[flow/run.sh]
#!/bin/bash
# the make line also repeats each setting of config.mk as NAME=value (left out here)
make -C /OpenROAD-flow-scripts/flow DESIGN_CONFIG=/design/flow/config.mk WORK_HOME=/design/flow/orfs CLKGATE_MAP_FILE= finish
[flow/config.mk]
export PLATFORM = sky130hd
export DESIGN_NAME = module_mini_cpu
export DESIGN_NICKNAME = module_mini_cpu
export VERILOG_FILES = /design/flow/design.v
export SDC_FILE = /design/flow/constraint.sdc
export NUM_CORES = 4
export LEC_CHECK = 0
export ABC_AREA = 1
export CAP_MARGIN = 20
export CORE_ASPECT_RATIO = 0.72
export CORE_MARGIN = 2
export CORE_UTILIZATION = 72
export CTS_CLUSTER_DIAMETER = 298
export PLACE_DENSITY = 0.6
export SLEW_MARGIN = 20
[flow/design.v]
module module_alu (
    input [15:0] register_A,
    input [15:0] register_B,
	 input sendButton,
    input [2:0] opcode,
    output reg [15:0] result
);
    reg signed [15:0] operand_A;
    reg signed [15:0] operand_B;
    reg signed [31:0] result_c2;   
    parameter LOAD = 0, ADD = 1, ADDI = 2, SUB = 3, SUBI = 4, MUL = 5, CLEAR = 6, DISPLAY = 7;
    always @(*) begin
        result = 16'd0;
        operand_A = 16'd0;
        operand_B = 16'd0;
        result_c2 = 32'd0;
        if (opcode != LOAD && opcode != CLEAR && opcode != DISPLAY) begin
            operand_A = $signed(register_A);
            operand_B = $signed(register_B);
            case (opcode)
					 3'b001: result_c2 = operand_A + operand_B;   
					 3'b010: result_c2 = operand_A + operand_B;   
					 3'b011: result_c2 = operand_A - operand_B;   
					 3'b100: result_c2 = operand_A - operand_B;   
					 3'b101: result_c2 = operand_A * operand_B;   
					 default: result_c2 = result_c2;
				endcase
            if (result_c2 > 32767) begin
                result = 16'h7FFF;
            end else if (result_c2 < -32768) begin
                result = 16'h8000;
            end else begin
                result = result_c2[15:0];   
            end
        end
    end
endmodule
module memory (
    input wire clk,                 
    input wire reset,               
    input wire [3:0] read_reg1,     
    input wire [3:0] read_reg2,     
    input wire [3:0] write_reg,     
    input wire [15:0] write_data,   
    input wire reg_write_en,        
    output [15:0] read_data1,   
    output [15:0] read_data2    
);
    reg [15:0] registers [0:15];
    integer i;
	 assign read_data1 = registers[read_reg1];
	 assign read_data2 = registers[read_reg2];
    always @(posedge clk) begin
        if (reset) begin
            for (i = 0; i < 16; i = i + 1) begin
                registers[i] <= 16'b0;
            end
        end else if (reg_write_en) begin
            registers[write_reg] <= write_data;
        end
    end
endmodule
module lcd (
    input clk_50MHz,
    input reset_n,            
    input system_on,
    input display_enable,
    input [2:0] opcode_last,
    input [3:0] reg_number,
    input [15:0] reg_value,
    output reg [7:0] LCD_DATA,
    output reg LCD_RS,
    output reg LCD_EN,
    output LCD_RW,
    output wire LCD_ON
);
    assign LCD_RW = 1'b0;  
    assign LCD_ON = 1'b1;  
    localparam DELAY_15MS  = 750_000;     
    localparam DELAY_4_1MS = 205_000;     
    localparam DELAY_100US = 5_000;       
    localparam DELAY_40US  = 2_000;       
    localparam DELAY_2MS   = 100_000;     
    localparam [5:0]
        OFF = 0,
        POWER_ON = 1,
        WAIT_15MS = 2,
        FUNC_SET1 = 3,
        PULSE_EN = 4,
        WAIT_4_1MS = 5,
        FUNC_SET2 = 6,
        WAIT_100US1 = 7,
        FUNC_SET3 = 8,
        WAIT_100US2 = 9,
        FUNC_SET_FINAL = 10,
        WAIT_100US3 = 11,
        DISP_OFF = 12,
        WAIT_100US4 = 13,
        DISP_CLEAR = 14,
        WAIT_2MS = 15,
        ENTRY_MODE = 16,
        WAIT_100US5 = 17,
        DISP_ON = 18,
        IDLE = 20,
        SET_ADDR1 = 21,
        WAIT_ADDR1 = 22,
        WRITE_CHAR1 = 23,
        CHECK_LOOP1 = 24,
        SET_ADDR2 = 25,
        WAIT_ADDR2 = 26,
        WRITE_CHAR2 = 27,
        CHECK_LOOP2 = 28,
        CLEAR_SCREEN = 29;
    reg [5:0] state;
    reg [5:0] next_state_after_pulse;
    reg [19:0] delay_cnt;
    reg [4:0] char_index;
    reg [7:0] line1 [0:15];
    reg [7:0] line2 [0:15];
    reg write_pending;
    reg clear_pending;
    reg init_mode;
    reg lcd_ready;  
    wire signed [15:0] signed_value = reg_value;
    reg [15:0] abs_value;
    reg negative;
    reg [19:0] bcd;
    integer i, j;
    always @(*) begin
        negative = (signed_value < 0);
        if (signed_value == 16'sh8000)
            abs_value = 32768;
        else
            abs_value = negative ? -signed_value : signed_value;
        bcd = 0;
        for (i = 15; i >= 0; i = i - 1) begin
            if (bcd[3:0] >= 5) bcd[3:0] = bcd[3:0] + 3;
            if (bcd[7:4] >= 5) bcd[7:4] = bcd[7:4] + 3;
            if (bcd[11:8] >= 5) bcd[11:8] = bcd[11:8] + 3;
            if (bcd[15:12] >= 5) bcd[15:12] = bcd[15:12] + 3;
            if (bcd[19:16] >= 5) bcd[19:16] = bcd[19:16] + 3;
            bcd = {bcd[18:0], abs_value[i]};
        end
    end
    always @(posedge clk_50MHz) begin
        if (!reset_n) begin
            state <= OFF;
            LCD_EN <= 0;
            LCD_RS <= 0;
            LCD_DATA <= 0;
            write_pending <= 0;
            clear_pending <= 0;
            init_mode <= 0;
            lcd_ready <= 0;
            delay_cnt <= 0;
            char_index <= 0;
            for (j = 0; j < 16; j = j + 1) begin
                line1[j] <= " ";
                line2[j] <= " ";
            end
        end else begin
            if (!system_on) begin
                state <= OFF;
                LCD_EN <= 0;
                LCD_RS <= 0;
                LCD_DATA <= 0;
                lcd_ready <= 0;
                for (j = 0; j < 16; j = j + 1) begin
                    line1[j] <= " ";
                    line2[j] <= " ";
                end
            end else begin
                case (state)
                    OFF: begin
                        LCD_DATA <= 8'h00;
                        LCD_EN <= 0;
                        LCD_RS <= 0;
                        lcd_ready <= 0;
                        state <= POWER_ON;
                    end
                    POWER_ON: begin
                        init_mode <= 1;
                        delay_cnt <= 0;
                        state <= WAIT_15MS;
                    end
                    WAIT_15MS: begin
                        delay_cnt <= delay_cnt + 1;
                        if (delay_cnt >= DELAY_15MS) begin
                            delay_cnt <= 0;
                            state <= FUNC_SET1;
                        end
                    end
                    FUNC_SET1: begin
                        LCD_RS <= 0;
                        LCD_DATA <= 8'h30;
                        next_state_after_pulse <= WAIT_4_1MS;
                        state <= PULSE_EN;
                    end
                    WAIT_4_1MS: begin
                        delay_cnt <= delay_cnt + 1;
                        if (delay_cnt >= DELAY_4_1MS) begin
                            delay_cnt <= 0;
                            state <= FUNC_SET2;
                        end
                    end
                    FUNC_SET2: begin
                        LCD_RS <= 0;
                        LCD_DATA <= 8'h30;
                        next_state_after_pulse <= WAIT_100US1;
                        state <= PULSE_EN;
                    end
                    WAIT_100US1: begin
                        delay_cnt <= delay_cnt + 1;
                        if (delay_cnt >= DELAY_100US) begin
                            delay_cnt <= 0;
                            state <= FUNC_SET3;
                        end
                    end
                    FUNC_SET3: begin
                        LCD_RS <= 0;
                        LCD_DATA <= 8'h30;
                        next_state_after_pulse <= WAIT_100US2;
                        state <= PULSE_EN;
                    end
                    WAIT_100US2: begin
                        delay_cnt <= delay_cnt + 1;
                        if (delay_cnt >= DELAY_100US) begin
                            delay_cnt <= 0;
                            state <= FUNC_SET_FINAL;
                        end
                    end
                    FUNC_SET_FINAL: begin
                        LCD_RS <= 0;
                        LCD_DATA <= 8'h38;  
                        next_state_after_pulse <= WAIT_100US3;
                        state <= PULSE_EN;
                    end
                    WAIT_100US3: begin
                        delay_cnt <= delay_cnt + 1;
                        if (delay_cnt >= DELAY_100US) begin
                            delay_cnt <= 0;
                            state <= DISP_OFF;
                        end
                    end
                    DISP_OFF: begin
                        LCD_RS <= 0;
                        LCD_DATA <= 8'h08;
                        next_state_after_pulse <= WAIT_100US4;
                        state <= PULSE_EN;
                    end
                    WAIT_100US4: begin
                        delay_cnt <= delay_cnt + 1;
                        if (delay_cnt >= DELAY_100US) begin
                            delay_cnt <= 0;
                            state <= DISP_CLEAR;
                        end
                    end
                    DISP_CLEAR: begin
                        LCD_RS <= 0;
                        LCD_DATA <= 8'h01;  
                        next_state_after_pulse <= WAIT_2MS;
                        state <= PULSE_EN;
                    end
                    WAIT_2MS: begin
                        delay_cnt <= delay_cnt + 1;
                        if (delay_cnt >= DELAY_2MS) begin
                            delay_cnt <= 0;
                            if (init_mode)
                                state <= ENTRY_MODE;
                            else begin
                                state <= IDLE;
                                clear_pending <= 0;
                            end
                        end
                    end
                    ENTRY_MODE: begin
                        LCD_RS <= 0;
                        LCD_DATA <= 8'h06;  
                        next_state_after_pulse <= WAIT_100US5;
                        state <= PULSE_EN;
                    end
                    WAIT_100US5: begin
                        delay_cnt <= delay_cnt + 1;
                        if (delay_cnt >= DELAY_100US) begin
                            delay_cnt <= 0;
                            state <= DISP_ON;
                        end
                    end
                    DISP_ON: begin
                        LCD_RS <= 0;
                        LCD_DATA <= 8'h0C;  
                        next_state_after_pulse <= IDLE;
                        state <= PULSE_EN;
                    end
                    IDLE: begin
                        init_mode <= 0;
                        lcd_ready <= 1;   
                        LCD_EN <= 0;
                        if (display_enable && lcd_ready) begin
                            for (j = 0; j < 16; j = j + 1) begin
                                line1[j] <= " ";
                                line2[j] <= " ";
                            end
                            case (opcode_last)
                                3'b000: begin 
                                    line1[0] <= "L"; line1[1] <= "O"; line1[2] <= "A"; line1[3] <= "D"; 
                                end
                                3'b001: begin 
                                    line1[0] <= "A"; line1[1] <= "D"; line1[2] <= "D"; 
                                end
                                3'b010: begin 
                                    line1[0] <= "A"; line1[1] <= "D"; line1[2] <= "D"; line1[3] <= "I"; 
                                end
                                3'b011: begin 
                                    line1[0] <= "S"; line1[1] <= "U"; line1[2] <= "B"; 
                                end
                                3'b100: begin 
                                    line1[0] <= "S"; line1[1] <= "U"; line1[2] <= "B"; line1[3] <= "I"; 
                                end
                                3'b101: begin 
                                    line1[0] <= "M"; line1[1] <= "U"; line1[2] <= "L"; 
                                end
                                3'b110: begin
                                    line1[0] <= "C"; line1[1] <= "L"; line1[2] <= "E";
                                    line1[3] <= "A"; line1[4] <= "R";
                                end
                                3'b111: begin 
                                    line1[0] <= "D"; line1[1] <= "P"; line1[2] <= "L"; 
                                end
                                default: begin 
                                end
                            endcase
                            if (opcode_last == 3'b110) begin
                                clear_pending <= 0;
                            end else begin
                                line2[0] <= "[";
										  line2[1] <= 8'h30 + reg_number[3];
                                line2[2] <= 8'h30 + reg_number[2];
                                line2[3] <= 8'h30 + reg_number[1];
                                line2[4] <= 8'h30 + reg_number[0];
                                line2[5] <= "]";
                                line2[10] <= negative ? "-" : "+";
                                line2[11] <= (bcd[19:16] == 0) ? " " : 8'h30 + bcd[19:16];
                                line2[12] <= (bcd[15:12] == 0 && bcd[19:16] == 0) ? " " : 8'h30 + bcd[15:12];
                                line2[13] <= 8'h30 + bcd[11:8];
                                line2[14] <= 8'h30 + bcd[7:4];
                                line2[15] <= 8'h30 + bcd[3:0];
                                clear_pending <= 0;
                            end
                            write_pending <= 1;
                            lcd_ready <= 0;   
                            state <= IDLE;    
                        end else if (write_pending) begin
                            if (clear_pending) begin
                                state <= CLEAR_SCREEN;
                                write_pending <= 0;
                            end else begin
                                char_index <= 0;
                                state <= SET_ADDR1;
                            end
                        end
                    end
                    SET_ADDR1: begin
                        LCD_RS <= 0;
                        LCD_DATA <= 8'h80;   
                        next_state_after_pulse <= WAIT_ADDR1;
                        state <= PULSE_EN;
                    end
                    WAIT_ADDR1: begin
                        delay_cnt <= delay_cnt + 1;
                        if (delay_cnt >= DELAY_40US) begin
                            delay_cnt <= 0;
                            state <= WRITE_CHAR1;
                        end
                    end
                    WRITE_CHAR1: begin
                        LCD_RS <= 1;
                        LCD_DATA <= line1[char_index];
                        next_state_after_pulse <= CHECK_LOOP1;
                        state <= PULSE_EN;
                    end
                    CHECK_LOOP1: begin
                        delay_cnt <= delay_cnt + 1;
                        if (delay_cnt >= DELAY_40US) begin
                            delay_cnt <= 0;
                            if (char_index == 15) begin
                                char_index <= 0;
                                state <= SET_ADDR2;
                            end else begin
                                char_index <= char_index + 1;
                                state <= WRITE_CHAR1;
                            end
                        end
                    end
                    SET_ADDR2: begin
                        LCD_RS <= 0;
                        LCD_DATA <= 8'hC0;  
                        next_state_after_pulse <= WAIT_ADDR2;
                        state <= PULSE_EN;
                    end
                    WAIT_ADDR2: begin
                        delay_cnt <= delay_cnt + 1;
                        if (delay_cnt >= DELAY_40US) begin
                            delay_cnt <= 0;
                            state <= WRITE_CHAR2;
                        end
                    end
                    WRITE_CHAR2: begin
                        LCD_RS <= 1;
                        LCD_DATA <= line2[char_index];
                        next_state_after_pulse <= CHECK_LOOP2;
                        state <= PULSE_EN;
                    end
                    CHECK_LOOP2: begin
                        delay_cnt <= delay_cnt + 1;
                        if (delay_cnt >= DELAY_40US) begin
                            delay_cnt <= 0;
                            if (char_index == 15) begin
                                char_index <= 0;
                                write_pending <= 0;
                                state <= IDLE;
                            end else begin
                                char_index <= char_index + 1;
                                state <= WRITE_CHAR2;
                            end
                        end
                    end
                    CLEAR_SCREEN: begin
                        LCD_RS <= 0;
                        LCD_DATA <= 8'h01;
                        next_state_after_pulse <= WAIT_2MS;
                        state <= PULSE_EN;
                    end
                    PULSE_EN: begin
                        if (delay_cnt == 0) begin
                            LCD_EN <= 1;
                        end
                        delay_cnt <= delay_cnt + 1;
                        if (delay_cnt >= DELAY_40US) begin
                            LCD_EN <= 0;
                            delay_cnt <= 0;
                            state <= next_state_after_pulse;
                        end
                    end
                    default: begin
                        state <= OFF;
                    end
                endcase
            end
        end
    end
endmodule
module module_mini_cpu(
    input clk,               
    input rst,               
    input power,             
    input send,              
    input [17:0] switches,   
    output wire [7:0] data,  
    output wire rs,          
    output wire rw,          
    output wire en,          
    output wire lcd_on,      
    output wire lcd_blon     
);
    localparam OFF        = 3'd0;
    localparam IDLE       = 3'd1;
    localparam FETCH      = 3'd2;
    localparam DECODE     = 3'd3;
    localparam EXECUTE    = 3'd4;
    localparam UPDATE_LCD = 3'd5;
    reg [2:0] state;
    reg system_on;
    reg prev_power;
    reg prev_send;
    reg [2:0] opcode;
    reg [3:0] dest_reg;
    reg [3:0] src1_reg;
    reg [3:0] src2_reg;
    reg [15:0] immediate;
    reg use_immediate;
    reg is_load;
    wire [15:0] mem_read_data1;
    wire [15:0] mem_read_data2;
    reg [3:0] mem_read_addr1;
    reg [3:0] mem_read_addr2;
    reg [3:0] mem_write_addr;
    reg [15:0] mem_write_data;
    reg mem_write_en;
    reg mem_reset;
    wire [15:0] alu_result;
    wire [15:0] alu_in_A;
    wire [15:0] alu_in_B;
    assign alu_in_A = mem_read_data1;
    assign alu_in_B = (use_immediate) ? immediate : mem_read_data2;
    reg lcd_update_en;
    wire [15:0] lcd_reg_value;
    memory mem_inst (
        .clk(clk),
        .reset(mem_reset),
        .read_reg1(mem_read_addr1),
        .read_reg2(mem_read_addr2),
        .write_reg(mem_write_addr),
        .write_data(mem_write_data),
        .reg_write_en(mem_write_en),
        .read_data1(mem_read_data1),
        .read_data2(mem_read_data2)
    );
    module_alu alu_inst (
        .register_A(alu_in_A),
        .register_B(alu_in_B),
		  .sendButton(send),
        .opcode(opcode),
        .result(alu_result)
    );
    lcd lcd_inst (
        .clk_50MHz(clk),
        .reset_n(system_on & ~rst),     
        .system_on(system_on),
        .display_enable(lcd_update_en),
        .opcode_last(opcode),
        .reg_number(src1_reg),  
        .reg_value(lcd_reg_value),
        .LCD_DATA(data),
        .LCD_RS(rs),
        .LCD_EN(en),
        .LCD_RW(rw),
        .LCD_ON(lcd_on) 
    );
    assign lcd_reg_value = (opcode == 3'b111) ? mem_read_data1 : mem_write_data;
    assign lcd_blon = 1'b0;
    always @(posedge clk) begin
      if (rst) begin
        state <= OFF;
        system_on <= 0;
        prev_power <= 1;
        prev_send <= 1;
        mem_read_addr1 <= 0;
        mem_read_addr2 <= 0;
        mem_write_addr <= 0;
        mem_write_data <= 0;
        mem_write_en <= 0;
        mem_reset <= 0;
        lcd_update_en <= 0;
      end else begin
        prev_power <= power;
        prev_send <= send;
        if (power && !prev_power) begin
            system_on <= ~system_on;
            if (system_on) begin
                state <= OFF;
                mem_reset <= 1;
            end else begin      
                state <= IDLE;
                mem_reset <= 1;  
            end
        end
        if (system_on) begin
            if (mem_reset) begin
                mem_reset <= 0;
            end
            case (state)
                OFF: begin
                    mem_write_en <= 0;
                    lcd_update_en <= 0;
                end
                IDLE: begin
                    mem_write_en <= 0;
                    lcd_update_en <= 0;
                    if (send && !prev_send) begin
                        state <= FETCH;
                    end
                end
                FETCH: begin
                    state <= DECODE;
                end
                DECODE: begin
                    if (switches[17:15] == 3'b010 || switches[17:15] == 3'b100 || switches[17:15] == 3'b101) begin 
                        opcode <= switches[17:15];
                        dest_reg <= switches[14:11];
                        src1_reg <= switches[10:7];
                        immediate <= switches[6] ? -{10'd0, switches[5:0]} : {10'd0, switches[5:0]};
                        use_immediate <= 1;
                        is_load <= 0;
                        mem_read_addr1 <= switches[10:7];
                        mem_read_addr2 <= 4'b0;  
                    end
                    else if (switches[17:15] == 3'b001 || switches[17:15] == 3'b011) begin 
                        opcode <= switches[17:15];
                        dest_reg <= switches[14:11];
                        src1_reg <= switches[10:7];
                        src2_reg <= switches[6:3];
                        use_immediate <= 0;
                        is_load <= 0;
                        mem_read_addr1 <= switches[10:7];
                        mem_read_addr2 <= switches[6:3];
                    end
                    else if (switches[17:15] == 3'b000) begin 
                        opcode <= 3'b000;
                        dest_reg <= switches[14:11];
                        immediate <= switches[10] ? -{10'd0, switches[9:4]} : {10'd0, switches[9:4]};
                        use_immediate <= 1;
                        is_load <= 1;
                    end
                    else begin 
                        if (switches[17:15] == 3'b111) begin  
                            opcode <= 3'b111;
                            src1_reg <= switches[14:11];  
                            mem_read_addr1 <= switches[14:11];  
                            use_immediate <= 0;
                            is_load <= 0;
                        end else begin  
                            opcode <= 3'b110;
                            mem_reset <= 1;
                            use_immediate <= 0;
                            is_load <= 0;
                        end
                    end
                    state <= EXECUTE;
                end
                EXECUTE: begin
                    if (opcode == 3'b110) begin
                        mem_reset <= 0;
                    end
                    if (opcode != 3'b111 && opcode != 3'b110) begin
                        mem_write_en <= 1;
                        mem_write_addr <= dest_reg;
                        if (is_load) mem_write_data <= immediate;
                        else mem_write_data <= alu_result;
                    end
                    state <= UPDATE_LCD;
                end
                UPDATE_LCD: begin
                    mem_write_en <= 0;
                    if (opcode != 3'b111) src1_reg <= dest_reg;
                    lcd_update_en <= 1;
                    state <= IDLE;
                end
                default: state <= IDLE;
            endcase
        end
      end
    end
endmodule
[flow/constraint.sdc]
create_clock -name core_clock -period 10.1 [get_ports {clk}]
set_input_delay 2.0200 -clock core_clock [delete_from_list [all_inputs] [get_ports {clk}]]
set_output_delay 2.0200 -clock core_clock [all_outputs]
set_load 0.01 [all_outputs]
==> results of run 1 <==
per-stage QoR:
step	TNS, ps	util (%)
floorplan	0	-
global placement	-1650	81.4
detailed placement	-12080	81.4
CTS	-1800	87.3
timing repair:
item / in CTS
pin swaps: 87
buffers inserted: 75
gates cloned: 11
gates resized: 203
hold endpoints to repair: 0
setup endpoints to repair: 36
==> job_summary.md, run 1 <==
## Implementation flow summary

| Metric | Value |
|---|---|
| Adder-cell share of the synthesized area | 19.5% |
| CTS root buf | clkbuf_16 |
| Pre-CTS setup slack | -761 ps |
| Synth flops | 429 |
| Hold-fix buffers, CTS | 0 |
| Total die size | around 54,000 um^2 |
| Status | aborted with a tool error |
| Aoi share | 11.9% |
| Dominant kind of combinational cell | simple AND/OR/NAND/NOR gates |
| Post-synth EDFFs | 285 |
| Yosys simple share | 27.2% |
| Yosys warnings | 6 |
| Synth area leader | edfxtp_1 |
| CTS sink count | 429 |
| Mean Syn Cell Area | about 7.5 um^2 |
| Stopped at | 5_1_grt |
| Post-synthesis cell count | approximately 5,100 |
| Ranking of synthesized cells by area | edfxtp_1 23%, fa_1 14%, nand2_1 10% |
| Area after DPL | 42,400 um^2 |
| Core area | between 50,000 and 60,000 um^2 |
| Synth mux share | 0% |
| Most frequent cells after synthesis | 1,006 x nand2_1, 741 x nor2_1, 725 x inv_1 |
| Row count | 71 |
| Synth cell types | 75 |
| Mapped cell area | ~38,000 um^2 |
| Port Buffers | 31 |
| Placer Congestion | around 1.1 |
| Die width | 274 um |
| Most common cell in the synthesized netlist | nand2_1 |
| TritonCTS buffer count | 43 |
| Ys cells | 5,055 |
| H-tree levels | 2 |
| Post-synth ARST share | 0% |
| Yosys Chip Area | around 38,000 um^2 |
| CTS max path bufs | 3 |
| Yosys top cell area share | a little under a quarter |
| Hpwl dp | 94,700 um |
| Fp util | 72.7% |
| Most common reg cell | edfxtp_1 |
| IO Count | 35 |
| Dpl cells | 6,077 |
| Yosys xor share | 0.820% |
| Synth Seq Share | 30.2% |
| Die Y | roughly 200 um |
==> inputs of run 2 (changes only) <==
CORE_ASPECT_RATIO = default   (was 0.72)
CORE_UTILIZATION = 68   (was 72)
CTS_CLUSTER_DIAMETER = default   (was 298)
==> run 2 against run 1 <==
Now fails the layout checks on setup timing; die area is 5.7% higher; area after synthesis unchanged; synthesized cell count did not move.
==> job_summary.md, run 2 <==
### Metrics collected by this job

| Metric | Value |
|---|---|
| Final Max Tran Viols | 0 |
| Max-Cap Viols | 0 |
| Fin crit share | 108% |
| Core area | 55,100 um^2 (+5.8%) |
| Yosys top cell area share | 22.6% (unchanged) |
| Yosys simple share | 27.2% (unchanged) |
| Adder-cell share of the synthesized area | 19.5% (unchanged) |
| Synth mux share | 0% (unchanged) |
| Seq pwr | 1.92 mW |
| Congestion Overflow GR | 0 |
| Crit path depth | around 90 |
| Layout violations | setup timing |
| Number of vias per cell | around 6.2 |
| Fin nets | 5,908 |
| Largest net degree at the start of global routing | 61 |
| Synth flops | 429 (unchanged) |
| Final worst setup slack | -780 ps |
| FF-to-FF End | lcd_inst.line2[12][4]$_SDFFE_PN0P_ |
| Setup Skew | 46.2 ps |
| IO Count | 35 (unchanged) |
| Initial antenna violation count | 4 |
| Worst hold endpoint | lcd_inst.line1[3][6]$_SDFFE_PN0P_ |
| Largest fanout on the critical path | 45 |
| TritonCTS clock tree | built |
| P_sw | slightly below 3 mW |
| Most frequent cells after synthesis | 1,006 x nand2_1, 741 x nor2_1, 725 x inv_1 |
| Die width | 240 um (-13%) |
| Setup Crit Path Kind | flip-flop to flip-flop |
| Vias in the first global route | 36,100 |
| TritonCTS buffer count | 46 (+7.0%) |
| Hpwl dp | 91,900 um (-3.0%) |
| P_int | 4.34 mW |
| Total Routing Usage GR | 43.8% |
| # setup viols final | 32 |
| Dominant kind of combinational cell | simple AND/OR/NAND/NOR gates |
| Per-cell routed wire length | 21.9 um |
| Hold-fix buffers, CTS | 0 (unchanged) |
| Yosys warnings | 6 (unchanged) |
| Worst reg2reg setup slack | -780 ps |
| Largest Pwr Group | combinational logic |
| First DRT Iteration DRCs | 5,745 |
| PwrDens | 157 nW/um^2 |
| Global-route wire length before repair | 193,000 um |
| Family with the most delay on the worst path | simple AND/OR/NAND/NOR gates |
| Ys cells | 5,055 (unchanged) |
| Clock slew seen by the registers of the worst setup and hold paths | 60 ps |
| R2R depth | 90 |
| H-tree levels | 2 (unchanged) |
| Die Y | 240 um (+21%) |
| CTS root buf | clkbuf_16 |
| Critical Path End | lcd_inst.line2[12][4]$_SDFFE_PN0P_ |
| CP startpoint kind | flip-flop |
| Cell mode on critical path | nand2_4 |
| Post-synth EDFFs | 285 (unchanged) |
| Yosys xor share | 0.820% (unchanged) |
| Flop pwr share | 26.5% |
| Comb pwr share | between 40% and 50% |
| CTS sink count | 429 (unchanged) |
| WHS Path Cells | 2 |
| Leakage | about 21 nW |
| Drt total wl | about 140,000 um |
| Placer Congestion | 1.08 (+0.66%) |
| Area grow syn2layout | 22.0% |
| Worst Path Buf+Inv | 14 |
| Max VDD drop | 0.303 mV |
| CTS max path bufs | 3 (unchanged) |
| Aoi share | 11.9% (unchanged) |
| Fp util | 68.7% (-4.0 points) |
| Hold Crit Class | flip-flop to flip-flop |
| Most common cell in the synthesized netlist | nand2_1 |
| Synth Seq Share | 30.2% (unchanged) |
| Yosys Chip Area | 37,800 um^2 (unchanged) |
| RSZ-0062 raised after global routing | true |
| Hold Slack | 455 ps |
| Status | finished with violations |
| Synth cell types | 75 (unchanged) |
| Final Util | 83.8% |
| Most common reg cell | edfxtp_1 |
| Total die size | 57,500 um^2 (+5.7%) |
| Crit path DRT | roughly 11,000 ps |
| Ranking of synthesized cells by area | edfxtp_1 23%, fa_1 14%, nand2_1 10% |
| Slew of the pin with the lowest slew margin | 1110 ps |
| CP Capture Type | flip-flop |
| Post-synth ARST share | 0% (unchanged) |
| Mapped cell area | 37,800 um^2 (unchanged) |
| Comb pwr | 3.60 mW |
| Hold path startpoint | lcd_inst.line1[3][6]$_SDFFE_PN0P_ |
| Clk pwr share | about a quarter |
| Worst slew margin | 25.6% |
| Max Clk Rate | 0.0919 GHz |
| Mean Syn Cell Area | 7.49 um^2 (unchanged) |
| Post-synthesis cell count | 5,055 (unchanged) |
| Fin crit period | 10,880 ps |
| CP max stage delay | 560 ps |
| Clock latency at the later pin of the worst-skew pair | 640 ps |
| Row count | 86 (+21%) |
| Vias | 39,000 |
| Clk power | 1.74 mW |
| Port Buffers | 31 (unchanged) |
| OpenROAD warning count | between 50 and 60 |
| Final ANT Viol Nets | 0 |
| Remaining DRCs | 0 |
| CP arrival | 11,340 ps |
| Final tally of hold violations | 0 |
| DRT Pass-1 Iters | 10 |
| Sw frac | between 40% and 50% |
| Synth area leader | edfxtp_1 |
| Slowest cell on the critical path | o21ai_0 |
[run 2: per-layer routing]
layer | routed length (um) | global-route usage [%] | vias up
met5 | 8 | 0 | -
met4 | 11500 | 26.7 | 2
met3 | 18400 | 12.2 | 878
met2 | 59600 | 67.4 | 2948
met1 | 47000 | 54.9 | 18000
li1 | - | - | 17200
[run 2: area by class of cell]
type                    instances  area, um^2
multi-input cells            3638       24400
flip-flops and latches        429       11400
fillers                      3318        8930
repair buffers                562        4870
inverters                     779        2950
clock buffers                  58        1260
well taps                     748         936
clock inverters                28         275
diodes                          5        12.5
[run 2: timing repair]
action | 4_1_cts | 5_1_grt
setup buffers | 37 | 48
setup endpoints to repair | 30 | 37
cloned | 4 | 5
gates resized | 106 | 348
pin swaps | 59 | 184
[run 2: per-stage QoR]
stage | area [um^2] | instances | setup WS (ps) | TNS (ps) | total power, mW
floorplan | 38000 | 5056 | 3.83 | 0 | 4.18
global route | 46100 | 6243 | -1140 | -23670 | 7.74
CTS | 44300 | 6193 | -283 | -780 | 6.87
finish | 46200 | 6247 | -780 | -9180 | 7.27
detailed placement | 41900 | 6067 | -553 | -6910 | 5.12
global placement | 41900 | 6067 | -152 | -826 | 5.00
==> inputs of run 3 (changes only) <==
CELL_PAD_IN_SITES_DETAIL_PLACEMENT = 2   (was default)
CORE_UTILIZATION = 53   (was 68)
CTS_CLUSTER_SIZE = 35   (was default)
HOLD_SLACK_MARGIN = -0.04   (was default)
MAX_ROUTING_LAYER = met5   (was default)
PLACE_DENSITY = default   (was 0.6)
PLACE_DENSITY_LB_ADDON = 0.23   (was default)
SETUP_SLACK_MARGIN = 0.37   (was default)
TNS_END_PERCENT = 65   (was default)
clock period = 29.7 ns   (was 10.1 ns; I/O delays follow)
==> run 3 against run 2 <==
The run now fails in 3_5_place_dp; synthesized cell count stayed put; die area is 28% higher; area after synthesis is the same.
==> job_summary.md, run 3 <==
## Implementation flow summary

| Metric | Value |
|---|---|
| Status | aborted with a tool error |
| Stopped at | 3_5_place_dp |
| Tool error | Error: detail_place.tcl, 38 bad optional access |
| Post-synth ARST share | 0% (unchanged) |
| Yosys simple share | 27.2% (unchanged) |
| Post-synth EDFFs | 285 (unchanged) |
| Mapped cell area | 37,800 um^2 (unchanged) |
| Mean Syn Cell Area | 7.49 um^2 (unchanged) |
| Most common reg cell | edfxtp_1 |
| Fp util | 53.8% (-15 points) |
| Synth mux share | 0% (unchanged) |
| Port Buffers | 31 (unchanged) |
| Yosys top cell area share | 22.6% (unchanged) |
| Dominant kind of combinational cell | simple AND/OR/NAND/NOR gates |
| Most common cell in the synthesized netlist | nand2_1 |
| Core area | 70,400 um^2 (+28%) |
| Ranking of synthesized cells by area | edfxtp_1 23%, fa_1 14%, nand2_1 10% |
| Synth Seq Share | 30.2% (unchanged) |
| IO Count | 35 (unchanged) |
| Yosys xor share | 0.820% (unchanged) |
| Ys cells | 5,055 (unchanged) |
| Total die size | 73,500 um^2 (+28%) |
| Yosys warnings | 6 (unchanged) |
| Synth area leader | edfxtp_1 |
| Adder-cell share of the synthesized area | 19.5% (unchanged) |
| Synth cell types | 75 (unchanged) |
| Synth flops | 429 (unchanged) |
| Die width | 271 um (+13%) |
| Placer Congestion | 0.954 (-11%) |
| Row count | 97 (+13%) |
| Most frequent cells after synthesis | 1,006 x nand2_1, 741 x nor2_1, 725 x inv_1 |
| Die Y | 271 um (+13%) |
| Aoi share | 11.9% (unchanged) |
| Post-synthesis cell count | 5,055 (unchanged) |
| Yosys Chip Area | 37,800 um^2 (unchanged) |
==> inputs of run 4 (changes only) <==
CELL_PAD_IN_SITES_DETAIL_PLACEMENT = default   (was 2)
CORE_UTILIZATION = 72   (was 53)
CTS_CLUSTER_SIZE = default   (was 35)
HOLD_SLACK_MARGIN = default   (was -0.04)
MAX_ROUTING_LAYER = met4   (was met5)
PLACE_DENSITY_LB_ADDON = 0.02   (was 0.23)
SETUP_SLACK_MARGIN = 1.37   (was 0.37)
TNS_END_PERCENT = default   (was 65)
clock period = 12.0 ns   (was 29.7 ns; I/O delays follow)
==> run 4 against run 3 <==
The run fails in 5_1_grt; area after synthesis stayed put; die area is 26% lower; synthesized cell count stayed put.
==> job_summary.md, run 4 <==
## Implementation flow summary

| Metric | Value |
|---|---|
| Ranking of synthesized cells by area | edfxtp_1 23%, fa_1 14%, nand2_1 10% |
| Most common reg cell | edfxtp_1 |
| Tool error | [ERROR GRT-0232] Routing congestion too high. Check the congestion heatmap in the GUI. |
| Die Y | 233 um (-14%) |
| Most common cell in the synthesized netlist | nand2_1 |
| Mean Syn Cell Area | 7.49 um^2 (unchanged) |
| Synth Seq Share | 30.2% (unchanged) |
| Adder-cell share of the synthesized area | 19.5% (unchanged) |
| Port Buffers | 31 (unchanged) |
| Post-synthesis cell count | 5,055 (unchanged) |
| Status | aborted with a tool error |
| Post-synth ARST share | 0% (unchanged) |
| Total Routing Usage GR | 69.9% |
| Dpl cells | 5,661 |
| Synth flops | 429 (unchanged) |
| Most frequent cells after synthesis | 1,006 x nand2_1, 741 x nor2_1, 725 x inv_1 |
| Ys cells | 5,055 (unchanged) |
| Total die size | 54,400 um^2 (-26%) |
| CTS max path bufs | 3 |
| Mapped cell area | 37,800 um^2 (unchanged) |
| Stopped at | 5_1_grt |
| IO Count | 35 (unchanged) |
| Yosys simple share | 27.2% (unchanged) |
| Placer Congestion | 1.04 (+9.3%) |
| Post-synth EDFFs | 285 (unchanged) |
| Pre-CTS setup slack | -0.371 ps |
| Aoi share | 11.9% (unchanged) |
| Synth mux share | 0% (unchanged) |
| Synth cell types | 75 (unchanged) |
| Yosys xor share | 0.820% (unchanged) |
| TritonCTS buffer count | around 47 |
| Yosys warnings | 6 (unchanged) |
| Yosys top cell area share | 22.6% (unchanged) |
| Die width | 233 um (-14%) |
| Synth area leader | edfxtp_1 |
| CTS sink count | 429 |
| Core area | 52,200 um^2 (-26%) |
| Yosys Chip Area | 37,800 um^2 (unchanged) |
| Hpwl dp | 84,300 um |
| Congestion Overflow GR | around 100 |
| Dominant kind of combinational cell | simple AND/OR/NAND/NOR gates |
| Hold-fix buffers, CTS | 0 |
| Row count | 84 (-13%) |
| H-tree levels | 2 |
| Fp util | 72.4% (+19 points) |
| CTS root buf | clkbuf_16 |
run 4: repair_timing:
| action | 4_1_cts |
|---|---|
| setup endpoints to repair | 36 |
| pin swaps | 77 |
| gates cloned | 7 |
| gates resized | 147 |
| setup buffers | 134 |
run 4: metal layers:
layer / overflow / global-route usage (%)
met3: 15 / 56.3
met5: - / -
met1: 10 / 73.4
met2: 47 / 84.5
met4: 31 / 52.2
run 4: stage by stage:
| stage | cell area [um^2] | util (%) |
|---|---|---|
| CTS | 42300 | 81.1 |
| detailed placement | 39000 | 74.6 |
| floorplan | 37900 | - |
| global placement | 39000 | 74.6 |
==> inputs of run 5 (changes only) <==
CORE_UTILIZATION = 71   (was 72)
CTS_CLUSTER_DIAMETER = 298   (was default)
CTS_CLUSTER_SIZE = 15   (was default)
MAX_ROUTING_LAYER = default   (was met4)
PLACE_DENSITY = 0.6   (was default)
PLACE_DENSITY_LB_ADDON = default   (was 0.02)
SETUP_SLACK_MARGIN = default   (was 1.37)
clock period = 10.1 ns   (was 12.0 ns; I/O delays follow)
==> run 5 against run 4 <==
The run again fails in 5_1_grt; synthesized cell count unchanged; area after synthesis unchanged; die area increased by 1.4%.
==> job_summary.md, run 5 <==
## Implementation flow summary

| Metric | Value |
|---|---|
| Status | aborted with a tool error |
| Stopped at | 5_1_grt |
| Tool error | [ERROR GRT-0232] Routing congestion too high. Check the congestion heatmap in the GUI. |
| CTS root buf | clkbuf_16 |
| Aoi share | 11.9% (unchanged) |
| Post-synthesis cell count | 5,055 (unchanged) |
| Dominant kind of combinational cell | simple AND/OR/NAND/NOR gates |
| Mapped cell area | 37,800 um^2 (unchanged) |
| Hpwl dp | 91,900 um (+9.1%) |
| Synth mux share | 0% (unchanged) |
| Yosys top cell area share | 22.6% (unchanged) |
| Yosys Chip Area | 37,800 um^2 (unchanged) |
| Total Routing Usage GR | 67.9% |
| Yosys xor share | 0.820% (unchanged) |
| Area after DPL | 41,700 um^2 (+7.0%) |
| Synth Seq Share | 30.2% (unchanged) |
| Adder-cell share of the synthesized area | 19.5% (unchanged) |
| Synth area leader | edfxtp_1 |
| Most common cell in the synthesized netlist | nand2_1 |
| Most frequent cells after synthesis | 1,006 x nand2_1, 741 x nor2_1, 725 x inv_1 |
| Total die size | 55,200 um^2 (+1.4%) |
| Yosys warnings | 6 (unchanged) |
| TritonCTS buffer count | 34 (-28%) |
| Post-synth ARST share | 0% (unchanged) |
| Post-synth EDFFs | 285 (unchanged) |
| IO Count | 35 (unchanged) |
| Die Y | 235 um (+0.69%) |
| Placer Congestion | 1.04 (-0.26%) |
| H-tree levels | 2 (unchanged) |
| Synth flops | 429 (unchanged) |
| Fp util | 71.9% (-0.58 points) |
| Synth cell types | 75 (unchanged) |
| Die width | 235 um (+0.69%) |
| Row count | 84 (unchanged) |
| CTS max path bufs | 3 (unchanged) |
| Dpl cells | 5,983 (+5.7%) |
| Ranking of synthesized cells by area | edfxtp_1 23%, fa_1 14%, nand2_1 10% |
| Port Buffers | 31 (unchanged) |
| Yosys simple share | 27.2% (unchanged) |
| Most common reg cell | edfxtp_1 |
| Mean Syn Cell Area | 7.49 um^2 (unchanged) |
| Congestion Overflow GR | about 57 |
| CTS sink count | 429 (unchanged) |
| Ys cells | 5,055 (unchanged) |
| Core area | 52,700 um^2 (+0.80%) |
-- run 5: routing by layer --
metal,track usage [%],overflow
met4,62.5,23
met2,86.9,29
met1,70.1,2
met3,48.8,3
met5,23.1,0
-- run 5: through the flow --
step / total power [mW] / setup slack (ps) / setup TNS, ps / hold WS [ps] / util (%)
2_1_floorplan: 4.18 / 3.83 / 0 / 419 / -
3_3_place_gp: 5.11 / -244 / -1830 / 432 / 79.2
3_5_place_dp: 5.26 / -814 / -10020 / 439 / 79.2
4_1_cts: 6.65 / -41.4 / -41.4 / 451 / 84.1
-- run 5: what timing repair did --
item	in CTS
hold buffers	0
gates cloned	6
pin swaps	124
endpoints found under the setup margin	23
setup buffers	63
gates resized	202
==> inputs of run 6 (changes only) <==
ABC_AREA = default   (was 1)
CORE_UTILIZATION = 66   (was 71)
CTS_CLUSTER_DIAMETER = default   (was 298)
CTS_CLUSTER_SIZE = default   (was 15)
PLACE_DENSITY = default   (was 0.6)
SETUP_SLACK_MARGIN = 3.39   (was default)
clock period = 14.4 ns   (was 10.1 ns; I/O delays follow)
==> run 6 against run 5 <==
Now clean on timing, DRC and antenna; area after synthesis increased by 2.6%; die area increased by 10%; synthesized cell count decreased by 19%.
==> job_summary.md, run 6 <==
### Metrics collected by this job

| Metric | Value |
|---|---|
| Yosys Chip Area | 38,800 um^2 (+2.6%) |
| Mapped cell area | 38,800 um^2 (+2.6%) |
| Sw frac | 37.4% |
| Synth cell types | 104 (+39%) |
| Hpwl dp | 85,000 um (-7.6%) |
| Fin crit share | 94.8% |
| Remaining DRCs | 0 |
| Max-Cap Viols | 0 |
| Clk pwr share | 24.7% |
| Post-synth ARST share | 0% (unchanged) |
| Critical Path End | lcd_inst.line2[15][2]$_SDFFE_PN0P_ |
| R2R depth | 77 |
| Die width | 247 um (+5.0%) |
| Final Max Tran Viols | 0 |
| Total negative setup slack | 0 ps |
| Grt met2 use | 65.1% |
| Synth Seq Share | 29.5% (-0.77 points) |
| WHS Path Cells | 2 |
| Post-Layout Cell Count | 4,989 |
| Routing usage on met1 | 51.3% |
| Largest fanout on the critical path | 7 |
| H-tree levels | 2 (unchanged) |
| CTS sink count | 429 (unchanged) |
| P_int | 2.86 mW |
| Worst reg2reg setup slack | 750 ps |
| Initial antenna violation count | 3 |
| Fp util | 67.0% (-4.8 points) |
| Family with the most delay on the worst path | AND-OR/OR-AND gates |
| Flop pwr share | 29.5% |
| Final tally of hold violations | 0 |
| Hold Slack | 450 ps |
| TritonCTS buffer count | 42 (+24%) |
| Per-cell routed wire length | 24.3 um |
| OpenROAD warning count | 57 |
| Worst hold endpoint | lcd_inst.line1[0][5]$_SDFFE_PN1P_ |
| Max Clk Rate | 0.0733 GHz |
| Yosys warnings | 6 (unchanged) |
| Area after DPL | 40,500 um^2 (-2.8%) |
| Fin nets | 4,639 |
| Placer Congestion | 0.973 (-6.4%) |
| Ys cells | 4,093 (-19%) |
| Post-synthesis cell count | 4,093 (-19%) |
| Hold-fix buffers, CTS | 0 (unchanged) |
| Clk power | 1.13 mW |
| Yosys simple share | 18.4% (-8.9 points) |
| Ranking of synthesized cells by area | edfxtp_1 22%, fa_1 14%, dfxtp_1 7.4% |
| Hold Crit Class | flip-flop to flip-flop |
| FF-to-FF End | lcd_inst.line2[15][2]$_SDFFE_PN0P_ |
| Hold path startpoint | lcd_inst.line1[0][5]$_SDFFE_PN1P_ |
| Mean Syn Cell Area | 9.49 um^2 (+27%) |
| First DRT Iteration DRCs | between 3,000 and 4,000 |
| Dpl cells | 4,756 (-21%) |
| Design area | 44,200 um^2 |
| CP startpoint kind | flip-flop |
| Seq pwr | 1.34 mW |
| Final ANT Viol Nets | 0 |
| # setup viols final | 0 |
| Synth mux share | 11.0% (+11 points) |
| Grt met3 use | 7.64% |
| Row count | 88 (+4.8%) |
| Vias | between 30,000 and 40,000 |
| Leakage | approximately 17 nW |
| Dominant kind of combinational cell | adder cells |
| Most common reg cell | edfxtp_1 |
| Cell mode on critical path | buf_4 |
| Port Buffers | 31 (unchanged) |
| Final worst setup slack | 755 ps |
| TritonCTS clock tree | built |
| CP max stage delay | 520 ps |
| Aoi share | 14.2% (+2.3 points) |
| Final-layout fill cell count | 3,930 |
| Core area | 57,900 um^2 (+10%) |
| RSZ-0062 raised after global routing | true |
| Yosys top cell area share | 22.0% (-0.58 points) |
| Comb pwr | about 2.1 mW |
| Status | complete, no violations |
| Setup Crit Path Kind | flip-flop to flip-flop |
| CP Capture Type | flip-flop |
| Worst slew margin | roughly 15% |
| Number of vias per cell | 6.70 |
| Largest Pwr Group | combinational logic |
| Worst Path Buf+Inv | 17 |
| Largest net degree at the start of global routing | 74 |
| Die Y | 247 um (+5.0%) |
| PwrDens | 103 nW/um^2 |
| Post-synth EDFFs | 285 (unchanged) |
| Busiest grt layer | met2 |
| Synth area leader | edfxtp_1 |
| Drt total wl | 121,000 um |
| Final Util | 76.3% |
| Area grow syn2layout | 13.9% |
| Max VDD drop | approximately 0.29 mV |
| Synth flops | 429 (unchanged) |
| CTS root buf | clkbuf_16 |
| Most frequent cells after synthesis | 390 x nand2_1, 387 x nor2_1, 375 x inv_1 |
| Crit path depth | 77 |
| Global-route wire length before repair | 186,000 um |
| Tot Pwr | 4.56 mW |
| Crit path DRT | 14,920 ps |
| Yosys xor share | 1.88% (+1.1 points) |
| Clock latency at the later pin of the worst-skew pair | just under 600 ps |
| CP arrival | ~14,000 ps |
| Comb pwr share | a little under half |
| Fin crit period | between 10,000 and 15,000 ps |
| Pre-CTS setup slack | -451 ps (+362 ps) |
| CTS max path bufs | 3 (unchanged) |
| Adder-cell share of the synthesized area | 19.0% (-0.44 points) |
| P_sw | 1.71 mW |
| Total die size | 60,800 um^2 (+10%) |
| Most common cell in the synthesized netlist | nand2_1 |
| DRT Pass-1 Iters | 6 |
| Congestion Overflow GR | 0 |
| IO Count | 35 (unchanged) |
| Total Routing Usage GR | 39.7% |
| Vias in the first global route | 33,400 |
| Setup Skew | 26.6 ps |
| Clock slew seen by the registers of the worst setup and hold paths | 70 ps |
| Slowest cell on the critical path | mux4_2 |
| Slew of the pin with the lowest slew margin | 1250 ps |
==> run 6: area by class of cell <==
type | count | area (um^2) | area share (%)
timing repair buffer | 273 | 2310 | 5.22
multi-input combinational | 3055 | 26600 | 60.2
clock inverter | 29 | 280 | 0.634
antenna | 3 | 7.51 | 0.0170
tap | 765 | 957 | 2.17
clock buffer | 49 | 1100 | 2.48
sequential | 429 | 11500 | 25.9
inverter | 386 | 1470 | 3.32
==> run 6: routing by layer <==
metal | routed length [um] | share of wire, %
met1 | 44500 | 37
met5 | 0 | 0
met4 | 6030 | 5.0
met2 | 58100 | 48
met3 | 12900 | 11
==> run 6: repair_timing <==
action | 4_1_cts | 5_1_grt
pin swaps | 70 | 79
cloned | 1 | 0
setup buffers | 95 | 56
setup endpoints to repair | 37 | 37
resized | 143 | 81
==> inputs of run 7 (changes only) <==
CAP_MARGIN = 40   (was 20)
CORE_UTILIZATION = 72   (was 66)
CTS_CLUSTER_SIZE = 13   (was default)
PLACE_DENSITY_LB_ADDON = 0.02   (was default)
SETUP_SLACK_MARGIN = -1.57   (was 3.39)
clock period = 16.3 ns   (was 14.4 ns; I/O delays follow)
==> run 7 against run 6 <==
Sequential share of layout area is 1.8 points higher; critical path depth rose by 4; largest power group unchanged; sequential cell count stayed put; clock skew up 7.4 ps; sequential power decreased by about 10%; setup slack worse by 890 ps; register-to-register slack got worse by 890 ps; clock-buffer cell count rose by 10; the layout now fails its checks (setup timing); hold slack improved by 5.0 ps; utilization is 0.78 points higher.
==> job_summary.md, run 7 <==
### Metrics collected by this job

| Metric | Value |
|---|---|
| Total die size | 55,800 um^2 (-8.2%) |
| Drt total wl | 118,000 um (-3.1%) |
| Final ANT Viol Nets | 0 (unchanged) |
| Aoi share | 14.2% (unchanged) |
| Die Y | 236 um (-4.2%) |
| Seq pwr | 1.19 mW (-10%) |
| Worst Path Buf+Inv | 13 (-4) |
| Die width | 236 um (-4.2%) |
| Total Routing Usage GR | 42.2% (+2.5 points) |
| Final Max Tran Viols | 0 (unchanged) |
| Clk power | 0.989 mW (-10%) |
| Post-Layout Cell Count | 4,768 (-4.4%) |
| Worst reg2reg setup slack | -140 ps (-890 ps) |
| CP max stage delay | 570 ps (+50 ps) |
| Final-layout fill cell count | 3,613 (-8.1%) |
| Comb pwr share | 43.4% (-2.4 points) |
| Most frequent cells after synthesis | 390 x nand2_1, 387 x nor2_1, 375 x inv_1 |
| Final Util | 77.1% (+0.78 points) |
| Post-synth ARST share | 0% (unchanged) |
| Setup Crit Path Kind | flip-flop to flip-flop |
| Port Buffers | 31 (unchanged) |
| Cell mode on critical path | ha_1 |
| Pre-CTS setup slack | -416 ps (+35.1 ps) |
| OpenROAD warning count | 52 (-8.8%) |
| Layout violations | setup timing |
| Row count | 85 (-3.4%) |
| Yosys simple share | 18.4% (unchanged) |
| Worst hold endpoint | lcd_inst.line1[0][5]$_SDFFE_PN1P_ |
| Mapped cell area | 38,800 um^2 (unchanged) |
| Synth cell types | 104 (unchanged) |
| Number of vias per cell | 6.91 (+3.1%) |
| CTS sink count | 429 (unchanged) |
| Hold path startpoint | lcd_inst.line1[0][5]$_SDFFE_PN1P_ |
| CTS root buf | clkbuf_16 |
| Largest fanout on the critical path | 18 (+11) |
| Status | finished with violations |
| Synth area leader | edfxtp_1 |
| Fp util | 72.4% (+5.4 points) |
| Vias in the first global route | 33,000 (-1.2%) |
| Total negative setup slack | -138 ps (-138 ps) |
| WHS Path Cells | 2 (unchanged) |
| R2R depth | 81 (+5.2%) |
| Remaining DRCs | 0 (unchanged) |
| Post-synth EDFFs | 285 (unchanged) |
| Synth mux share | 11.0% (unchanged) |
| CP startpoint kind | flip-flop |
| Area after DPL | 39,800 um^2 (-1.9%) |
| TritonCTS clock tree | built |
| Vias | 32,900 (-1.4%) |
| Leakage | 16.4 nW (-6.0%) |
| Slew of the pin with the lowest slew margin | 874 ps (-379 ps) |
| Synth Seq Share | 29.5% (unchanged) |
| Fin nets | 4,493 (-3.1%) |
| Placer Congestion | 1.01 (+3.4%) |
| Mean Syn Cell Area | 9.49 um^2 (unchanged) |
| Max-Cap Viols | 0 (unchanged) |
| Yosys top cell area share | 22.0% (unchanged) |
| Ranking of synthesized cells by area | edfxtp_1 22%, fa_1 14%, dfxtp_1 7.4% |
| CTS max path bufs | 3 (unchanged) |
| CP Capture Type | flip-flop |
| Most common reg cell | edfxtp_1 |
| Yosys warnings | 6 (unchanged) |
| Ys cells | 4,093 (unchanged) |
| PwrDens | 93.0 nW/um^2 (-9.9%) |
| Synth flops | 429 (unchanged) |
| Hold Crit Class | flip-flop to flip-flop |
| Congestion Overflow GR | 0 (unchanged) |
| Core area | 53,600 um^2 (-7.4%) |
| Initial antenna violation count | 3 (unchanged) |
| FF-to-FF End | lcd_inst.line2[15][2]$_SDFFE_PN0P_ |
| Final worst setup slack | -138 ps (-893 ps) |
| Crit path DRT | 16,810 ps (+1890 ps) |
| P_sw | 1.44 mW (-16%) |
| Fin crit period | 16,440 ps (+2790 ps) |
| Crit path depth | 81 (+5.2%) |
| First DRT Iteration DRCs | 4,165 (+7.4%) |
| Clk pwr share | 25.7% (+1.0 points) |
| Dominant kind of combinational cell | adder cells |
| Design area | 41,300 um^2 (-6.5%) |
| Max Clk Rate | 0.0608 GHz (-17%) |
| Largest net degree at the start of global routing | 55 (-26%) |
| IO Count | 35 (unchanged) |
| Tot Pwr | 3.84 mW (-16%) |
| H-tree levels | 2 (unchanged) |
| Per-cell routed wire length | 24.7 um (+1.4%) |
| Final tally of hold violations | 0 (unchanged) |
| DRT Pass-1 Iters | 7 (+1) |
| Sw frac | 37.5% (+0.10 points) |
| CP arrival | 16,950 ps (+2790 ps) |
| # setup viols final | 1 (+1) |
| Largest Pwr Group | combinational logic |
| Worst slew margin | 41.5% (+26 points) |
| Most common cell in the synthesized netlist | nand2_1 |
| Fin crit share | 101% (+6.1 points) |
| Area grow syn2layout | 6.45% |
| Global-route wire length before repair | 183,000 um (-1.4%) |
| Flop pwr share | 30.9% (+1.4 points) |
| Adder-cell share of the synthesized area | 19.0% (unchanged) |
| Slowest cell on the critical path | mux4_2 |
| Hpwl dp | 84,700 um (-0.30%) |
| Hold Slack | 455 ps (+5.03 ps) |
| Yosys Chip Area | 38,800 um^2 (unchanged) |
| Yosys xor share | 1.88% (unchanged) |
| Clock latency at the later pin of the worst-skew pair | 600 ps (+20 ps) |
| Clock slew seen by the registers of the worst setup and hold paths | 60 ps (about the same) |
| Comb pwr | 1.67 mW (-20%) |
| Post-synthesis cell count | 4,093 (unchanged) |
| Dpl cells | 4,675 (-1.7%) |
| P_int | 2.40 mW (-16%) |
| Critical Path End | lcd_inst.line2[15][2]$_SDFFE_PN0P_ |
| Family with the most delay on the worst path | AND-OR/OR-AND gates |
| Max VDD drop | 0.139 mV (-52%) |
| Setup Skew | 34.0 ps (+7.40 ps) |
| TritonCTS buffer count | 44 (+4.8%) |
[run 7: layer usage]
metal | up-vias | share of wire, % | track usage (%)
met1 | 15900 | 36 | 54.9
met3 | 502 | 12 | 8.55
met2 | 2226 | 46 | 67.5
met4 | 2 | 5.9 | 21.8
met5 | - | 0.0093 | 0
li1 | 14300 | - | -
[run 7: cell type report]
cell class / count / area [um^2] / area share (%)
well taps: 696 / 871 / 2.11
diodes: 1 / 2.50 / 0.00606
repair buffers: 125 / 1060 / 2.56
flip-flops and latches: 429 / 11500 / 27.7
multi-input cells: 3055 / 25100 / 60.8
clock inverters: 17 / 173 / 0.418
clock buffers: 59 / 1190 / 2.88
inverters: 386 / 1450 / 3.51
[run 7: timing repair]
item                                    in CTS  in global routing
endpoints found under the setup margin       0                 11
resized                                      0                  8
hold buffers                                 0                  0
setup buffers                                0                  6
==> inputs of run 8 (changes only) <==
ABC_AREA = 1   (was default)
CAP_MARGIN = 20   (was 40)
CELL_PAD_IN_SITES_GLOBAL_PLACEMENT = 0   (was default)
CORE_ASPECT_RATIO = 0.72   (was default)
CORE_UTILIZATION = 68   (was 72)
CTS_CLUSTER_SIZE = default   (was 13)
GPL_ROUTABILITY_DRIVEN = 1   (was default)
PLACE_DENSITY_LB_ADDON = default   (was 0.02)
SETUP_SLACK_MARGIN = 1.55   (was -1.57)
TNS_END_PERCENT = 80   (was default)
clock period = 10.0 ns   (was 16.3 ns; I/O delays follow)
==> run 8 against run 7 <==
Still fails the layout checks on setup timing; wire length increased by 31%; clock-buffer cell count decreased by 4; final cell count increased by 33%; clock power increased by 74%; global-route usage increased by 4.8 points; fmax increased by 43%; die area increased by 3.2%; clock skew increased by 27 ps; hold slack got worse by 17 ps; design area increased by 16%; sequential cell count unchanged; utilization increased by 10 points; critical path type unchanged.
==> job_summary.md, run 8 <==
### Metrics collected by this job

| Metric | Value |
|---|---|
| Post-synthesis cell count | 5,055 (+24%) |
| Fin crit period | 11,480 ps (-4960 ps) |
| Slowest cell on the critical path | dfxtp_4 |
| Family with the most delay on the worst path | simple AND/OR/NAND/NOR gates |
| Setup Crit Path Kind | flip-flop to flip-flop |
| Fin nets | 5,998 (+33%) |
| Yosys xor share | 0.820% (-1.1 points) |
| RSZ-0062 raised after global routing | true |
| P_sw | 3.78 mW (+160%) |
| Synth flops | 429 (unchanged) |
| Layout violations | setup timing |
| Worst hold endpoint | state[2]$_DFF_P_ |
| Adder-cell share of the synthesized area | 19.5% (+0.44 points) |
| Post-synth EDFFs | 285 (unchanged) |
| Crit path depth | 93 (+15%) |
| CP startpoint kind | flip-flop |
| Yosys top cell area share | 22.6% (+0.58 points) |
| Clock slew seen by the registers of the worst setup and hold paths | 70 ps (about the same) |
| P_int | 4.95 mW (+110%) |
| Post-synth ARST share | 0% (unchanged) |
| Largest Pwr Group | combinational logic |
| FF+latch area | 11,500 um^2 (about the same) |
| Most frequent cells after synthesis | 1,006 x nand2_1, 741 x nor2_1, 725 x inv_1 |
| Initial antenna violation count | 1 (-2) |
| Row count | 73 (-14%) |
| Largest fanout on the critical path | 7 (-11) |
| Yosys warnings | 6 (unchanged) |
| OpenROAD warning count | 57 (+9.6%) |
| Seq pwr | 1.94 mW (+63%) |
| Remaining DRCs | 0 (unchanged) |
| Max VDD drop | 0.229 mV (+65%) |
| Per-cell routed wire length | 24.3 um (-1.5%) |
| Ranking of synthesized cells by area | edfxtp_1 23%, fa_1 14%, nand2_1 10% |
| Fp util | 68.7% (-3.7 points) |
| Total negative setup slack | -31,870 ps (-31,740 ps) |
| Final ANT Viol Nets | 0 (unchanged) |
| Final Max Tran Viols | 0 (unchanged) |
| Most common reg cell | edfxtp_1 |
| Global-route wire length before repair | 208,000 um (+13%) |
| CTS max path bufs | 3 (unchanged) |
| Congestion Overflow GR | 0 (unchanged) |
| Area grow syn2layout | 27.1% |
| Largest net degree at the start of global routing | 61 (+11%) |
| Worst slew margin | 18.8% (-23 points) |
| Port Buffers | 31 (unchanged) |
| CTS root buf | clkbuf_16 |
| Synth mux share | 0% (-11 points) |
| Mapped cell area | 37,800 um^2 (-2.5%) |
| Crit path DRT | 10,470 ps (-6340 ps) |
| TritonCTS clock tree | built |
| H-tree levels | 2 (unchanged) |
| Yosys Chip Area | 37,800 um^2 (-2.5%) |
| Setup Skew | 61.4 ps (+27.4 ps) |
| Critical Path End | lcd_inst.line2[12][4]$_SDFFE_PN0P_ |
| IO Count | 35 (unchanged) |
| Vias | 42,100 (+28%) |
| Sw frac | 43.3% (+5.8 points) |
| Cell mode on critical path | buf_4 |
| Hold-fix buffers, CTS | 0 (unchanged) |
| CP max stage delay | 380 ps (-190 ps) |
| PwrDens | 182 nW/um^2 (+95%) |
| WHS Path Cells | 1 (-1) |
| Drt total wl | 154,000 um (+31%) |
| First DRT Iteration DRCs | 8,339 (+100%) |
| Dominant kind of combinational cell | simple AND/OR/NAND/NOR gates |
| Comb pwr | 5.07 mW (+200%) |
| Placer Congestion | 1.07 (+6.5%) |
| FF-to-FF End | lcd_inst.line2[12][4]$_SDFFE_PN0P_ |
| Synth cell types | 75 (-28%) |
| Worst Path Buf+Inv | 29 (+16) |
| Core area | 55,100 um^2 (+2.8%) |
| Slew of the pin with the lowest slew margin | 1220 ps (+341 ps) |
| Synth Seq Share | 30.2% (+0.77 points) |
| Yosys simple share | 27.2% (+8.9 points) |
| Hpwl dp | 92,700 um (+9.5%) |
| CP Capture Type | flip-flop |
| Max Clk Rate | 0.0871 GHz (+43%) |
| Logic area | 25,200 um^2 (+0.23%) |
| Status | finished with violations |
| Clock latency at the later pin of the worst-skew pair | 650 ps (+50 ps) |
| Mean Syn Cell Area | 7.49 um^2 (-21%) |
| Comb pwr share | 58.0% (+15 points) |
| Number of vias per cell | 6.64 (-3.8%) |
| Worst reg2reg setup slack | -1480 ps (-1340 ps) |
| Hold Slack | 438 ps (-16.7 ps) |
| Die width | 282 um (+19%) |
| CP arrival | 11,950 ps (-5000 ps) |
| # setup viols final | 36 (+35) |
| Clk power | 1.72 mW (+74%) |
| Final tally of hold violations | 0 (unchanged) |
| Hold Crit Class | flip-flop to flip-flop |
| Aoi share | 11.9% (-2.3 points) |
| Clk pwr share | 19.7% (-6.0 points) |
| Vias in the first global route | 38,200 (+16%) |
| CTS sink count | 429 (unchanged) |
| Fin crit share | 115% (+14 points) |
| TritonCTS buffer count | 44 (unchanged) |
| Max-Cap Viols | 0 (unchanged) |
| Final worst setup slack | -1480 ps (-1340 ps) |
| Final-layout fill cell count | 2,821 (-22%) |
| DRT Pass-1 Iters | 14 (+7) |
| Synth area leader | edfxtp_1 |
| Most common cell in the synthesized netlist | nand2_1 |
| Hold path startpoint | prev_send$_SDFF_PP1_ |
| R2R depth | 93 (+15%) |
| Die Y | 204 um (-14%) |
| Total die size | 57,600 um^2 (+3.2%) |
| Total Routing Usage GR | 47.0% (+4.8 points) |
| Flop pwr share | 22.2% (-8.7 points) |
| Ys cells | 5,055 (+24%) |
| Leakage | 21.5 nW (+31%) |
run 8: timing repair:
item,in CTS,in global routing
setup endpoints to repair,37,37
setup buffers,140,67
cloned,17,4
resized,387,256
pin swaps,177,126
run 8: layout make-up:
type	instances	area share [%]
well taps	750	1.95
diodes	1	0.00520
flip-flops and latches	429	23.8
clock buffers	55	2.40
repair inverters	1	0.0104
repair buffers	653	12.6
clock inverters	26	0.642
inverters	779	6.23
multi-input cells	3638	52.3
run 8: per-layer routing:
layer / vias up / track usage (%) / share of wire (%)
met5: - / 0.171 / 0.17
met4: 12 / 20.2 / 7.5
met3: 1264 / 18.9 / 19
met2: 4261 / 66.9 / 40
met1: 19100 / 63.4 / 34
li1: 17400 / - / -
run 8: metrics by stage:
| stage | cell area (um^2) | std cells | setup slack, ps | utilization [%] | total power, mW |
|---|---|---|---|---|---|
| 3_3_place_gp | 42000 | 6020 | 7.89 | 76.3 | 5.31 |
| 2_1_floorplan | 38700 | 5056 | 115 | - | 4.43 |
| 6_report | 48100 | 6332 | -1480 | 87.3 | 8.74 |
| 3_5_place_dp | 42000 | 6020 | -397 | 76.3 | 5.47 |
| 4_1_cts | 46400 | 6258 | -5.74 | 84.3 | 7.69 |
| 5_1_grt | 48100 | 6331 | -2210 | 87.3 | 9.08 |
==> inputs of run 9 (changes only) <==
CELL_PAD_IN_SITES_GLOBAL_PLACEMENT = default   (was 0)
CORE_ASPECT_RATIO = default   (was 0.72)
CORE_UTILIZATION = 72   (was 68)
CTS_CLUSTER_DIAMETER = 365   (was default)
CTS_CLUSTER_SIZE = 97   (was default)
GPL_ROUTABILITY_DRIVEN = default   (was 1)
PLACE_DENSITY = 0.36   (was default)
SETUP_SLACK_MARGIN = 1.85   (was 1.55)
TNS_END_PERCENT = 10   (was 80)
clock period = 10.1 ns   (was 10.0 ns; I/O delays follow)
==> run 9 against run 8 <==
The run now fails in 5_1_grt; area after synthesis is the same; synthesized cell count is the same; die area shrank 5.5%.
==> job_summary.md, run 9 <==
## Implementation flow summary

| Metric | Value |
|---|---|
| Tool error | [ERROR GRT-0232] Routing congestion too high. Check the congestion heatmap in the GUI. |
| Dominant kind of combinational cell | simple AND/OR/NAND/NOR gates |
| Most frequent cells after synthesis | 1,006 x nand2_1, 741 x nor2_1, 725 x inv_1 |
| Congestion Overflow GR | 6 |
| H-tree levels | 1 (-1) |
| TritonCTS buffer count | 8 (-82%) |
| Placer Congestion | 1.09 (+1.7%) |
| Most common cell in the synthesized netlist | nand2_1 |
| Yosys xor share | 0.820% (unchanged) |
| Aoi share | 11.9% (unchanged) |
| Total die size | 54,400 um^2 (-5.5%) |
| Ys cells | 5,055 (unchanged) |
| Area after DPL | 41,200 um^2 (-1.8%) |
| Synth Seq Share | 30.2% (unchanged) |
| CTS sink count | 429 (unchanged) |
| Core area | 52,200 um^2 (-5.2%) |
| CTS root buf | clkbuf_16 |
| Die Y | 233 um (+14%) |
| Ranking of synthesized cells by area | edfxtp_1 23%, fa_1 14%, nand2_1 10% |
| Yosys top cell area share | 22.6% (unchanged) |
| Fp util | 72.4% (+3.7 points) |
| Post-synth ARST share | 0% (unchanged) |
| Port Buffers | 31 (unchanged) |
| Synth flops | 429 (unchanged) |
| Synth cell types | 75 (unchanged) |
| Yosys warnings | 6 (unchanged) |
| Mapped cell area | 37,800 um^2 (unchanged) |
| Status | aborted with a tool error |
| Post-synthesis cell count | 5,055 (unchanged) |
| Die width | 233 um (-17%) |
| Dpl cells | 5,932 (-1.5%) |
| Yosys Chip Area | 37,800 um^2 (unchanged) |
| Post-synth EDFFs | 285 (unchanged) |
| Yosys simple share | 27.2% (unchanged) |
| Synth area leader | edfxtp_1 |
| Pre-CTS setup slack | -465 ps (-67.5 ps) |
| Most common reg cell | edfxtp_1 |
| Hpwl dp | 93,100 um (+0.42%) |
| Stopped at | 5_1_grt |
| Synth mux share | 0% (unchanged) |
| Adder-cell share of the synthesized area | 19.5% (unchanged) |
| Row count | 84 (+15%) |
| Total Routing Usage GR | 66.9% |
| Mean Syn Cell Area | 7.49 um^2 (unchanged) |
| IO Count | 35 (unchanged) |
| CTS max path bufs | 3 (unchanged) |
## run 9: timing repair
item,4_1_cts
setup endpoints to repair,37
resized,196
hold buffers,0
gates cloned,6
pin swaps,113
setup buffers,60
## run 9: metal layers
layer / track usage (%) / GRT overflow
met3: 47.8 / 0
met2: 86.0 / 2
met5: 22.0 / 1
met4: 57.6 / 3
met1: 70.6 / 0
## run 9: through the flow
stage	total power, mW	utilization (%)	hold slack, ps
after CTS	5.89	82.3	443
after floorplan	4.19	-	419
after global placement	4.94	78.9	432
after detailed placement	5.12	78.9	441
Power is estimated from default activity; no workload was simulated.
